Setup of rev 12:
==> flow/design.v (excerpt) <==
module DilatedCausal1DConv #(
    parameter integer DILATION_FACTOR = 2,
    parameter integer KERNEL_SIZE = 3,
    parameter integer INPUT_CHANNELS = 16,
    parameter integer OUTPUT_CHANNELS = 16
)(
    input clk,
    input reset,
    input wire [INPUT_CHANNELS*8-1:0] x,  
    output reg [OUTPUT_CHANNELS*8-1:0] y,  
    input h_write,
    input [7:0] h_index_channel,
    input [7:0] h_index_filter,
    input [7:0] h_value    
    );
    localparam integer TAPS = DILATION_FACTOR*(KERNEL_SIZE-1) + 1;
    reg signed [7:0] h [0:INPUT_CHANNELS*KERNEL_SIZE-1];        
    reg signed [7:0] x_delay [0:INPUT_CHANNELS*TAPS-1];          
    reg signed [15:0] mul [0:INPUT_CHANNELS*KERNEL_SIZE-1];
    reg signed [15:0] sum [0:OUTPUT_CHANNELS-1];
    integer i,j;
    always @(posedge clk or posedge reset) begin
        if(reset) begin
        for(i = 0; i <= INPUT_CHANNELS-1; i= i+1) begin
            for (j = 0; j <= (DILATION_FACTOR*(KERNEL_SIZE-1)); j = j + 1) begin
                x_delay[i*TAPS+j] <= 8'sh0;
            end           
        end
    end
        else begin
        for(i = 0; i <= INPUT_CHANNELS-1; i= i+1) begin
            for(j=(DILATION_FACTOR*(KERNEL_SIZE-1)); j>0; j=j-1) begin
                x_delay[i*TAPS+j] <= x_delay[i*TAPS+j-1];
            end
            x_delay[i*TAPS] <= x[i*8 +: 8];
        end
    end
end
    always @ (posedge clk or posedge reset) begin  
        if(reset) begin
            for(i = 0; i <= INPUT_CHANNELS-1; i= i+1) begin
                for(j=0; j<KERNEL_SIZE; j=j+1) begin
                    h[i*KERNEL_SIZE+j] <= 8'd1 + j;
                end
            end
        end
        else begin
            for(i = 0; i <= INPUT_CHANNELS-1; i= i+1) begin
                for(j=0; j<KERNEL_SIZE; j=j+1) begin
                    if(h_write == 1 && h_index_channel == i && h_index_filter == j) begin
                        h[i*KERNEL_SIZE+j] <= h_value;
                    end
  ...
For scale: ~15000 cells after synthesis, roughly 1200 flip-flops, about 280 I/O pins, about 160000 um2 of cells after synthesis.
==> flow/config.mk <==
export PLATFORM = sky130hd
export DESIGN_NAME = DilatedCausal1DConv
export DESIGN_NICKNAME = DilatedCausal1DConv
export VERILOG_FILES = /design/flow/design.v
export SDC_FILE = /design/flow/constraint.sdc
export NUM_CORES = 4
export LEC_CHECK = 0
export ABC_AREA = 0
export CAP_MARGIN = 0
export CORE_ASPECT_RATIO = 0.61
export CORE_MARGIN = 9
export CORE_UTILIZATION = 54
export CTS_CLUSTER_DIAMETER = 44
export CTS_CLUSTER_SIZE = 28
export MAX_ROUTING_LAYER = met5
export MIN_ROUTING_LAYER = met1
export PLACE_DENSITY_LB_ADDON = 0.09
export SETUP_SLACK_MARGIN = 1.81
export SLEW_MARGIN = 20
==> flow/constraint.sdc <==
create_clock -name core_clock -period 10.7 [get_ports {clk}]
set_input_delay 2.1400 -clock core_clock [delete_from_list [all_inputs] [get_ports {clk}]]
set_output_delay 2.1400 -clock core_clock [all_outputs]
set_load 0.01 [all_outputs]
run.sh (not shown) runs the stock make flow with config.mk's settings and CLKGATE_MAP_FILE=.
Modified inputs, rev 13 compared to rev 12
- removing PLACE_DENSITY_LB_ADDON (formerly 0.09)
- changing CTS_CLUSTER_SIZE from 28 to 99
- changing CORE_MARGIN from 9 to 2
- removing MAX_ROUTING_LAYER (formerly met5)
- changing CORE_UTILIZATION from 54 to 69
- changing CAP_MARGIN from 0 to 20
- removing MIN_ROUTING_LAYER (formerly met1)
- removing CORE_ASPECT_RATIO (formerly 0.61)
- removing SETUP_SLACK_MARGIN (formerly 1.81)
- removing CTS_CLUSTER_DIAMETER (formerly 44)
- removing ABC_AREA (formerly 0)
- changing the clock period (ns, I/O delays scaled along) from 10.7 to 7.01
Findings:
- Rev 13 vs. rev 12: detailed-routing wirelength on met1 lower; total CTS buffers fell 25%; via count rose by 4.3%; power after layout higher.
- Between rev 12 and rev 13, the final worst setup slack is higher for rev 12.

Starting RTL as in the previous note.
clock: 4.91 ns
lec_check: 0
cap_margin: 20
core_margin: 2
core_utilization: 59
cts_cluster_diameter: 52
cts_cluster_size: 52
max_routing_layer: met4
setup_slack_margin: 1.3
slew_margin: 20
The baseline completed and failed the layout checks on setup timing.
Then changed:
- CAP_MARGIN: 20 -> 10
- CELL_PAD_IN_SITES_DETAIL_PLACEMENT: default -> 0
- CTS_CLUSTER_DIAMETER: 52 -> default
- CTS_CLUSTER_SIZE: 52 -> 90
- GPL_TIMING_DRIVEN: default -> 1
- MAX_ROUTING_LAYER: met4 -> met5
- MIN_ROUTING_LAYER: default -> met2
- PLACE_DENSITY_LB_ADDON: default -> 0.16
- SETUP_SLACK_MARGIN: 1.3 -> -0.27
- clock period: 4.91 -> 11.0 ns (I/O delays scaled with it)
Outcome: With this change the flow went through all stages and came out clean; count of clock-buffer cells in the layout went down by 7; power went down by 62%; global-route usage went up by 11 points; maximum frequency went down by 8.4%; non-clock buffer count went down by 2392; area after synthesis is unchanged; routed wire length went down by 7.1%; core utilization went down by 9.6 points; setup slack gains 5.5 ns.
Then changed:
- CAP_MARGIN: 10 -> 20
- CELL_PAD_IN_SITES_DETAIL_PLACEMENT: 0 -> default
- CORE_UTILIZATION: 59 -> 65
- CTS_CLUSTER_DIAMETER: default -> 52
- CTS_CLUSTER_SIZE: 90 -> 39
- GPL_TIMING_DRIVEN: 1 -> default
- MAX_ROUTING_LAYER: met5 -> met4
- MIN_ROUTING_LAYER: met2 -> default
- PLACE_DENSITY_LB_ADDON: 0.16 -> default
- SETUP_SLACK_MARGIN: -0.27 -> -0.38
- clock period: 11.0 -> 4.91 ns (I/O delays scaled with it)
=> Now the flow reached the layout checks and failed them: setup timing; flip-flop count is unchanged; routed wire length came out higher by 8.0%; register-to-register slack is worse by 5.4 ns; first-iteration DRC count went down by 64%; design area grows by 13%; hold slack gains 0.0030 ns; die area decreases by 9.2%; fmax is higher by 10%; power grows to 2.5 times its value; non-clock buffer count climbs by 2191.
Then changed:
- CTS_CLUSTER_DIAMETER: 52 -> 35
- CTS_CLUSTER_SIZE: 39 -> default
- MAX_ROUTING_LAYER: met4 -> default
- SETUP_SLACK_MARGIN: -0.38 -> 1.3
- clock period: 4.91 -> 6.39 ns (I/O delays scaled with it)
=> The changed run completed, yet does not pass: setup timing; critical path depth is higher by 2; routed wire length rose by 3.4%; die area is unchanged; final area grows by 2.5%; clock skew falls by 0.014 ns; setup slack is better by 1.4 ns; non-clock buffer count fell by 124; maximum frequency falls by 0.99%; count of clock-buffer cells in the layout goes up by 176; synthesized area stays the same; total power came out lower by 6.2%.
Then changed:
- CORE_UTILIZATION: 65 -> 40
- CTS_CLUSTER_DIAMETER: 35 -> default
- SETUP_SLACK_MARGIN: 1.3 -> default
- clock period: 6.39 -> 6.95 ns (I/O delays scaled with it)
After rerunning: The changed run completed without violations; setup slack gets better by 0.60 ns; sequential power went down by 8.1%; first-iteration DRC count goes down by 30%; total power is lower by 31%.

## build 21
DilatedCausal1DConv again, from the RTL that the note above started with.
==> flow/config.mk <==
export PLATFORM = sky130hd
export DESIGN_NAME = DilatedCausal1DConv
export DESIGN_NICKNAME = DilatedCausal1DConv
export VERILOG_FILES = /design/flow/design.v
export SDC_FILE = /design/flow/constraint.sdc
export NUM_CORES = 4
export LEC_CHECK = 0
export CAP_MARGIN = 20
export CELL_PAD_IN_SITES_DETAIL_PLACEMENT = 1
export CELL_PAD_IN_SITES_GLOBAL_PLACEMENT = 0
export CORE_MARGIN = 2
export CORE_UTILIZATION = 19
export GPL_TIMING_DRIVEN = 0
export HOLD_SLACK_MARGIN = 0.0
export PLACE_DENSITY_LB_ADDON = 0.19
export SETUP_SLACK_MARGIN = 1.52
export SLEW_MARGIN = 15
==> flow/constraint.sdc <==
create_clock -name core_clock -period 5.17 [get_ports {clk}]
set_input_delay 1.0340 -clock core_clock [delete_from_list [all_inputs] [get_ports {clk}]]
set_output_delay 1.0340 -clock core_clock [all_outputs]
set_load 0.01 [all_outputs]
[build 21] flow finished | final checks: failed | reasons: negative setup slack
#### Input delta (trial 87 over build 21)
Settings: a change of SLEW_MARGIN from 15 to 20; a change of CORE_UTILIZATION from 19 to 72; a deleted CELL_PAD_IN_SITES_GLOBAL_PLACEMENT that had been 0; a deleted SETUP_SLACK_MARGIN that had been 1.52; a deleted PLACE_DENSITY_LB_ADDON that had been 0.19; an added CTS_CLUSTER_SIZE of 13; an added CTS_CLUSTER_DIAMETER of 345; a deleted CELL_PAD_IN_SITES_DETAIL_PLACEMENT that had been 1; a deleted GPL_TIMING_DRIVEN that had been 0; a deleted HOLD_SLACK_MARGIN that had been 0.0; a change of the clock period (ns, I/O delays scaled along) from 5.17 to 5.48.
==> comparison <==
- | trial 87 | all stages done | FAIL | negative setup slack |
- Going from build 21 to trial 87, part of the cycle the worst path needs went down 8.0 points, chip footprint saw a decrease, setup-violating endpoint count in the final report held steady.
- The run showing the smaller required arrival time at the worst endpoint is build 21.
- Looking at trial 87 and build 21, the fmax is a wash.
- Total power of trial 87 is lower than that of build 21.
- Trial 87: number of signal-net buffers in the layout is 77% higher than what build 21 reported.
- Share of final layout cell area taken by clock buffers and inverters for trial 87: 1.8 points down relative to build 21

The RTL this note starts from:
==> flow/design.v <==
`timescale 1ns / 1ps
module DilatedCausal1DConv #(
    parameter integer DILATION_FACTOR = 2,
    parameter integer KERNEL_SIZE = 3,
    parameter integer INPUT_CHANNELS = 16,
    parameter integer OUTPUT_CHANNELS = 16
)(
    input clk,
    input reset,
    input wire [INPUT_CHANNELS*8-1:0] x,  
    output reg [OUTPUT_CHANNELS*8-1:0] y,  
    input h_write,
    input [7:0] h_index_channel,
    input [7:0] h_index_filter,
    input [7:0] h_value    
    );
    localparam integer TAPS = DILATION_FACTOR*(KERNEL_SIZE-1) + 1;
    reg signed [7:0] h [0:INPUT_CHANNELS*KERNEL_SIZE-1];        
    reg signed [7:0] x_delay [0:INPUT_CHANNELS*TAPS-1];          
    reg signed [15:0] mul [0:INPUT_CHANNELS*KERNEL_SIZE-1];
    reg signed [15:0] sum [0:OUTPUT_CHANNELS-1];
    integer i,j;
    always @(posedge clk or posedge reset) begin
        if(reset) begin
        for(i = 0; i <= INPUT_CHANNELS-1; i= i+1) begin
            for (j = 0; j <= (DILATION_FACTOR*(KERNEL_SIZE-1)); j = j + 1) begin
                x_delay[i*TAPS+j] <= 8'sh0;
            end           
        end
    end
        else begin
        for(i = 0; i <= INPUT_CHANNELS-1; i= i+1) begin
            for(j=(DILATION_FACTOR*(KERNEL_SIZE-1)); j>0; j=j-1) begin
                x_delay[i*TAPS+j] <= x_delay[i*TAPS+j-1];
            end
            x_delay[i*TAPS] <= x[i*8 +: 8];
        end
    end
end
    always @ (posedge clk or posedge reset) begin  
        if(reset) begin
            for(i = 0; i <= INPUT_CHANNELS-1; i= i+1) begin
                for(j=0; j<KERNEL_SIZE; j=j+1) begin
                    h[i*KERNEL_SIZE+j] <= 8'd1 + j;
                end
            end
        end
        else begin
            for(i = 0; i <= INPUT_CHANNELS-1; i= i+1) begin
                for(j=0; j<KERNEL_SIZE; j=j+1) begin
                    if(h_write == 1 && h_index_channel == i && h_index_filter == j) begin
                        h[i*KERNEL_SIZE+j] <= h_value;
                    end
                end
            end
        end
    end    
always @(*) begin
    for(i = 0; i <= INPUT_CHANNELS-1; i= i+1) begin
        sum[i] = 0;
        for (j = 0; j < KERNEL_SIZE; j = j + 1) begin
            sum[i] = sum[i] + mul[i*KERNEL_SIZE+j];
        end
     end
end
always @(*) begin
    for(i = 0; i <= INPUT_CHANNELS-1; i= i+1) begin
        for(j=0; j< KERNEL_SIZE; j = j + 1) begin
            mul[i*KERNEL_SIZE+j] = x_delay[i*TAPS+DILATION_FACTOR * j] * h[i*KERNEL_SIZE+j];
        end
    end
end
always @(posedge clk or posedge reset) begin
    if (reset) begin
        for(i = 0; i <= OUTPUT_CHANNELS-1; i= i+1) begin
            y[i*8 +: 8] <= 8'sh0;
        end
    end
    else begin
        for(i = 0; i <= OUTPUT_CHANNELS-1; i= i+1) begin
            if(sum[i] >= 127) begin
                y[i*8 +: 8] <= 8'd127;
            end
            else if(sum[i] <=-128) begin
                y[i*8 +: 8] <= -8'd128;
            end
            else begin
                y[i*8 +: 8] <= sum[i][7:0];
            end
        end    
    end
end
endmodule
clock: 5.12 ns
lec_check: 0
cap_margin: 20
core_margin: 2
core_utilization: 68
slew_margin: 20
The first run completed and failed the layout checks on setup timing.
Change:
- CORE_ASPECT_RATIO: unset -> 0.85
- CORE_UTILIZATION: 68 -> 72
- CTS_CLUSTER_SIZE: unset -> 13
- PLACE_DENSITY: unset -> 0.95
- clock period: 5.12 -> 6.55 ns (I/O delays scaled with it)
Effect:
- The changed run died in global routing on GRT-0232
- die size shrinks by 5.5%
- area after synthesis stays the same
- synthesized cell count stays the same
Change:
- CORE_ASPECT_RATIO: 0.85 -> 0.5
- CORE_UTILIZATION: 72 -> 40
- CTS_CLUSTER_DIAMETER: unset -> 218
- CTS_CLUSTER_SIZE: 13 -> unset
- PLACE_DENSITY: 0.95 -> unset
- clock period: 6.55 -> 7.0 ns (I/O delays scaled with it)
What happened:
- With this change the flow finished with timing, DRC and antenna clean
- area after synthesis stays the same
- synthesized cell count is unchanged
- die size went up by 79%
Change:
- ABC_AREA: unset -> 0
- CORE_ASPECT_RATIO: 0.5 -> unset
- CORE_UTILIZATION: 40 -> 72
- CTS_CLUSTER_DIAMETER: 218 -> 397
- CTS_CLUSTER_SIZE: unset -> 13
- HOLD_SLACK_MARGIN: unset -> -0.09
- PLACE_DENSITY: unset -> 0.4
- SETUP_SLACK_MARGIN: unset -> 1.14
- clock period: 7.0 -> 3.86 ns (I/O delays scaled with it)
Now the flow completed and failed the layout checks on setup timing.
Maximum frequency hardly moves.
Utilization rose by 42 points.
Clock skew fell by 0.0052 ns.
Worst setup slack loses 3.2 ns.
Routed wire length rose by roughly a tenth.
Sequential power rose by well over a third.
Sequential cell count stays the same.
Synthesized area does not change.
Total power rose by well over a third.
Die area fell by well over a third.
Global-route usage rose by 20 points.

Starts from the design.v that is shown in full above.
clock: 6.23 ns
lec_check: 0
abc_area: 0
cap_margin: 35
core_aspect_ratio: 1.17
core_margin: 2
core_utilization: 72
cts_cluster_diameter: 29
cts_cluster_size: 37
max_routing_layer: met5
place_density: 0.35
setup_slack_margin: 1.81
slew_margin: 20
tns_end_percent: 70
The first run finished but fails on setup timing.
Change:
--- a/flow/config.mk
+++ b/flow/config.mk
@@ -9 +9 @@
-export CAP_MARGIN = 35
+export CAP_MARGIN = 15
@@ -13 +13 @@
-export CTS_CLUSTER_DIAMETER = 29
+export CTS_CLUSTER_DIAMETER = 44
@@ -16 +16 @@
-export PLACE_DENSITY = 0.35
+export PLACE_DENSITY_LB_ADDON = 0.18
The changed run finished but failed the layout checks on setup timing.
Wire length climbs by 1.7%.
Clock-buffer cell count drops by 141.
Power drops by 15%.
Worst setup slack loses 210 ps.
Cell count drops by 1.0%.
Change:
--- a/flow/config.mk
+++ b/flow/config.mk
@@ -9 +9 @@
-export CAP_MARGIN = 15
+export CAP_MARGIN = 35
@@ -14,0 +15 @@
+export HOLD_SLACK_MARGIN = 0.29
@@ -16 +17 @@
-export PLACE_DENSITY_LB_ADDON = 0.18
+export PLACE_DENSITY = 0.35
- The changed run produced a layout that fails on setup timing
- cell area is about the same
- area after synthesis stays the same
- die area stays the same
- utilization goes down by 0.15 points
Change:
--- a/flow/config.mk
+++ b/flow/config.mk
@@ -10,3 +10,3 @@
-export CORE_ASPECT_RATIO = 1.17
-export CORE_MARGIN = 2
-export CORE_UTILIZATION = 72
+export CORE_ASPECT_RATIO = 1.67
+export CORE_MARGIN = 4
+export CORE_UTILIZATION = 54
@@ -15 +14,0 @@
-export HOLD_SLACK_MARGIN = 0.29
@@ -17 +16 @@
-export PLACE_DENSITY = 0.35
+export PLACE_DENSITY_LB_ADDON = 0.06
@@ -20 +18,0 @@
-export TNS_END_PERCENT = 70
==> flow/constraint.sdc (replaced) <==
create_clock -name core_clock -period 10.0 [get_ports {clk}]
set_input_delay 2.0000 -clock core_clock [delete_from_list [all_inputs] [get_ports {clk}]]
set_output_delay 2.0000 -clock core_clock [all_outputs]
set_load 0.01 [all_outputs]
This time the run finished clean.
Total power goes down by 44%.
Area after synthesis does not change.
Worst setup slack gains 3500 ps.
Design area decreases by 11%.
Via count is lower by 14%.
Synthesized cell count stays the same.
Die area went up by 35%.
Wire length is lower by 13%.
Clock-buffer cell count falls by 5.
Change:
--- a/flow/config.mk
+++ b/flow/config.mk
@@ -10,4 +10,4 @@
-export CORE_ASPECT_RATIO = 1.67
-export CORE_MARGIN = 4
-export CORE_UTILIZATION = 54
-export CTS_CLUSTER_DIAMETER = 44
+export CORE_ASPECT_RATIO = 1.03
+export CORE_MARGIN = 2
+export CORE_UTILIZATION = 72
+export CTS_CLUSTER_DIAMETER = 267
@@ -16,2 +16,2 @@
-export PLACE_DENSITY_LB_ADDON = 0.06
-export SETUP_SLACK_MARGIN = 1.81
+export PLACE_DENSITY = 0.95
+export SETUP_SLACK_MARGIN = -0.42
==> flow/constraint.sdc (replaced) <==
create_clock -name core_clock -period 6.14 [get_ports {clk}]
set_input_delay 1.2280 -clock core_clock [delete_from_list [all_inputs] [get_ports {clk}]]
set_output_delay 1.2280 -clock core_clock [all_outputs]
set_load 0.01 [all_outputs]
Result: Now the flow stopped in global routing (5_1_grt) on GRT-0116. Synthesized area does not change. Synthesized cell count does not change. Die area goes down by a quarter to a third.
Change:
--- a/flow/config.mk
+++ b/flow/config.mk
@@ -8,3 +8 @@
-export ABC_AREA = 0
-export CAP_MARGIN = 35
-export CORE_ASPECT_RATIO = 1.03
+export CAP_MARGIN = 20
@@ -13,5 +11,2 @@
-export CTS_CLUSTER_DIAMETER = 267
-export CTS_CLUSTER_SIZE = 37
-export MAX_ROUTING_LAYER = met5
-export PLACE_DENSITY = 0.95
-export SETUP_SLACK_MARGIN = -0.42
+export CTS_CLUSTER_DIAMETER = 124
+export CTS_CLUSTER_SIZE = 10
==> flow/constraint.sdc (replaced) <==
create_clock -name core_clock -period 5.19 [get_ports {clk}]
set_input_delay 1.0380 -clock core_clock [delete_from_list [all_inputs] [get_ports {clk}]]
set_output_delay 1.0380 -clock core_clock [all_outputs]
set_load 0.01 [all_outputs]
What happened: This time the run reached the layout checks and failed them: setup timing; area after synthesis does not change; synthesized cell count is unchanged; die area hardly moves.
Power figures rest on the tool's default switching activity, not on a simulated workload.
